Design breakout, start of the top module:
module breakout(
    input  clk,
    input  rst,
    input  rota,
    input  rotb,
    input  de,
    output red,
    output green,
    output blue,
    output hsync,
    output vsync
    );
For scale: ~1800 cells after synthesis, ~190 flip-flops, ~10 I/O pins.
export LEC_CHECK = 0
export ABC_AREA = 1
export CAP_MARGIN = 30
export CORE_MARGIN = 2
export CORE_UTILIZATION = 68
export HOLD_SLACK_MARGIN = 0.3
export SLEW_MARGIN = 20
create_clock -name core_clock -period 21.8 [get_ports {clk}]
run.sh (not shown) runs the stock make flow with config.mk's settings and CLKGATE_MAP_FILE=.
The first run went through all stages and came out clean.
Next try:
--- a/flow/config.mk
+++ b/flow/config.mk
@@ -9 +9 @@
-export CAP_MARGIN = 30
+export CAP_MARGIN = 20
@@ -11,2 +11,2 @@
-export CORE_UTILIZATION = 68
-export HOLD_SLACK_MARGIN = 0.3
+export CORE_UTILIZATION = 72
+export SETUP_SLACK_MARGIN = 2.08
==> flow/constraint.sdc (replaced) <==
create_clock -name core_clock -period 9.0 [get_ports {clk}]
set_input_delay 1.8000 -clock core_clock [delete_from_list [all_inputs] [get_ports {clk}]]
set_output_delay 1.8000 -clock core_clock [all_outputs]
set_load 0.01 [all_outputs]
Core utilization came out higher by 3.5 points.
Synthesized cell count does not change.
Hold slack barely changes.
Design area stays flat.
Area after synthesis does not change.
Combinational power came out higher by 140%.
Routed wire length falls by 0.98%.
Die size went down by 5.4%.
Via count goes up by 0.45%.
Clock skew goes up by 0.0044 ns.
Critical path depth is unchanged.
Next try:
--- a/flow/config.mk
+++ b/flow/config.mk
@@ -8 +7,0 @@
-export ABC_AREA = 1
@@ -12 +10,0 @@
-export SETUP_SLACK_MARGIN = 2.08
==> flow/constraint.sdc (replaced) <==
create_clock -name core_clock -period 8.42 [get_ports {clk}]
set_input_delay 1.6840 -clock core_clock [delete_from_list [all_inputs] [get_ports {clk}]]
set_output_delay 1.6840 -clock core_clock [all_outputs]
set_load 0.01 [all_outputs]
The new run completed without violations.
Register-to-register slack loses 0.52 ns.
Worst setup slack is worse by 1.6 ns.
Die area goes down by 11%.
Next try:
--- a/flow/config.mk
+++ b/flow/config.mk
@@ -7,0 +8 @@
+export ABC_AREA = 1
@@ -10,0 +12,2 @@
+export PLACE_DENSITY_LB_ADDON = 0.2
+export SETUP_SLACK_MARGIN = 1.95
==> flow/constraint.sdc (replaced) <==
create_clock -name core_clock -period 7.37 [get_ports {clk}]
set_input_delay 1.4740 -clock core_clock [delete_from_list [all_inputs] [get_ports {clk}]]
set_output_delay 1.4740 -clock core_clock [all_outputs]
set_load 0.01 [all_outputs]
Effect:
- The new run finished with timing, DRC and antenna clean
- flip-flop count does not change
- global-route usage rose by 2.3 points
- core utilization fell by 1.3 points
- cell area rose by 12%
Next try:
--- a/flow/config.mk
+++ b/flow/config.mk
@@ -11,2 +11 @@
-export CORE_UTILIZATION = 72
-export PLACE_DENSITY_LB_ADDON = 0.2
+export CORE_UTILIZATION = 68
After rerunning: Clock skew stays flat. Total power went up by 1.6%. Via count went down by 0.72%. Die size went up by 5.7%. Setup slack stays flat.

========
== v49 ==
breakout again, from the RTL that the note above started with.
make LEC_CHECK=0 ABC_AREA=1 CAP_MARGIN=5 CORE_MARGIN=2 CORE_UTILIZATION=72 CTS_CLUSTER_DIAMETER=90 CTS_CLUSTER_SIZE=72 GPL_ROUTABILITY_DRIVEN=0 MAX_ROUTING_LAYER=met4 PLACE_DENSITY_LB_ADDON=0.01 SETUP_SLACK_MARGIN=2.18 SLEW_MARGIN=20 finish   # period 7.37 ns
The following lists how v10 was set up differently from v49:
diff --git a/flow/config.mk b/flow/config.mk
--- a/flow/config.mk
+++ b/flow/config.mk
@@ -9 +9 @@
-export CAP_MARGIN = 5
+export CAP_MARGIN = 20
@@ -12,6 +12,2 @@
-export CTS_CLUSTER_DIAMETER = 90
-export CTS_CLUSTER_SIZE = 72
-export GPL_ROUTABILITY_DRIVEN = 0
-export MAX_ROUTING_LAYER = met4
-export PLACE_DENSITY_LB_ADDON = 0.01
-export SETUP_SLACK_MARGIN = 2.18
+export CTS_CLUSTER_SIZE = 10
+export SETUP_SLACK_MARGIN = 2.08
### Flow results
Diff v10 and v49: global routing usage on met3 higher in v49
Worst setup slack: v10 worse than v49
Per the comparison of v10 with v49, cell depth of the worst min-delay path went up by 1; cell area was more or less identical; combinational power was more or less identical; detailed-routed wire length on met3 went up by about 5%; post-placement cell count was more or less identical.
Relative to v49, v10 degrades routed wire length.
Sequential cell count came out exactly the same in v10 and v49.
Setup changes, v10 to v55
diff --git a/flow/config.mk b/flow/config.mk
--- a/flow/config.mk
+++ b/flow/config.mk
@@ -9,0 +10 @@
+export CORE_ASPECT_RATIO = 1.32
@@ -12,0 +14 @@
+export PLACE_DENSITY = 0.36
@@ -14 +16 @@
-export SLEW_MARGIN = 20
+export SLEW_MARGIN = 40
==> results <==
Aggregate routed wire length ends up higher on v55. Time the worst path needs with I/O delays and setup, v55 and v10, higher one = v10. Compared v55 against v10; number of multi-input combinational cells in the layout within noise. On largest vdd supply drop, v10 loses to v55. v55 ends up with a routed length on met1 that is about 5% lower than in v10. Maximum clock frequency (lower): v10. v55 vs. v10: number of optimization iterations in the first detailed-route pass went down by 2. v55 has completed all stages; timing, DRC and antenna checks passed.
### v55 -> v33
diff --git a/flow/config.mk b/flow/config.mk
--- a/flow/config.mk
+++ b/flow/config.mk
@@ -10 +9,0 @@
-export CORE_ASPECT_RATIO = 1.32
@@ -12,5 +11,5 @@
-export CORE_UTILIZATION = 72
-export CTS_CLUSTER_SIZE = 10
-export PLACE_DENSITY = 0.36
-export SETUP_SLACK_MARGIN = 2.08
-export SLEW_MARGIN = 40
+export CORE_UTILIZATION = 70
+export CTS_CLUSTER_SIZE = 16
+export PLACE_DENSITY_LB_ADDON = 0.16
+export SETUP_SLACK_MARGIN = 1.95
+export SLEW_MARGIN = 20
Results
Relative to v55, sequential cell fraction of total power increased by 1.2 points in v33.
According to the power report, total power for v33 is lower than for v55.
Compared v33 vs v55, and transition time of the tightest slew-check pin is up in v33.
No activity file was given, so power comes from the tool's default toggle rates.
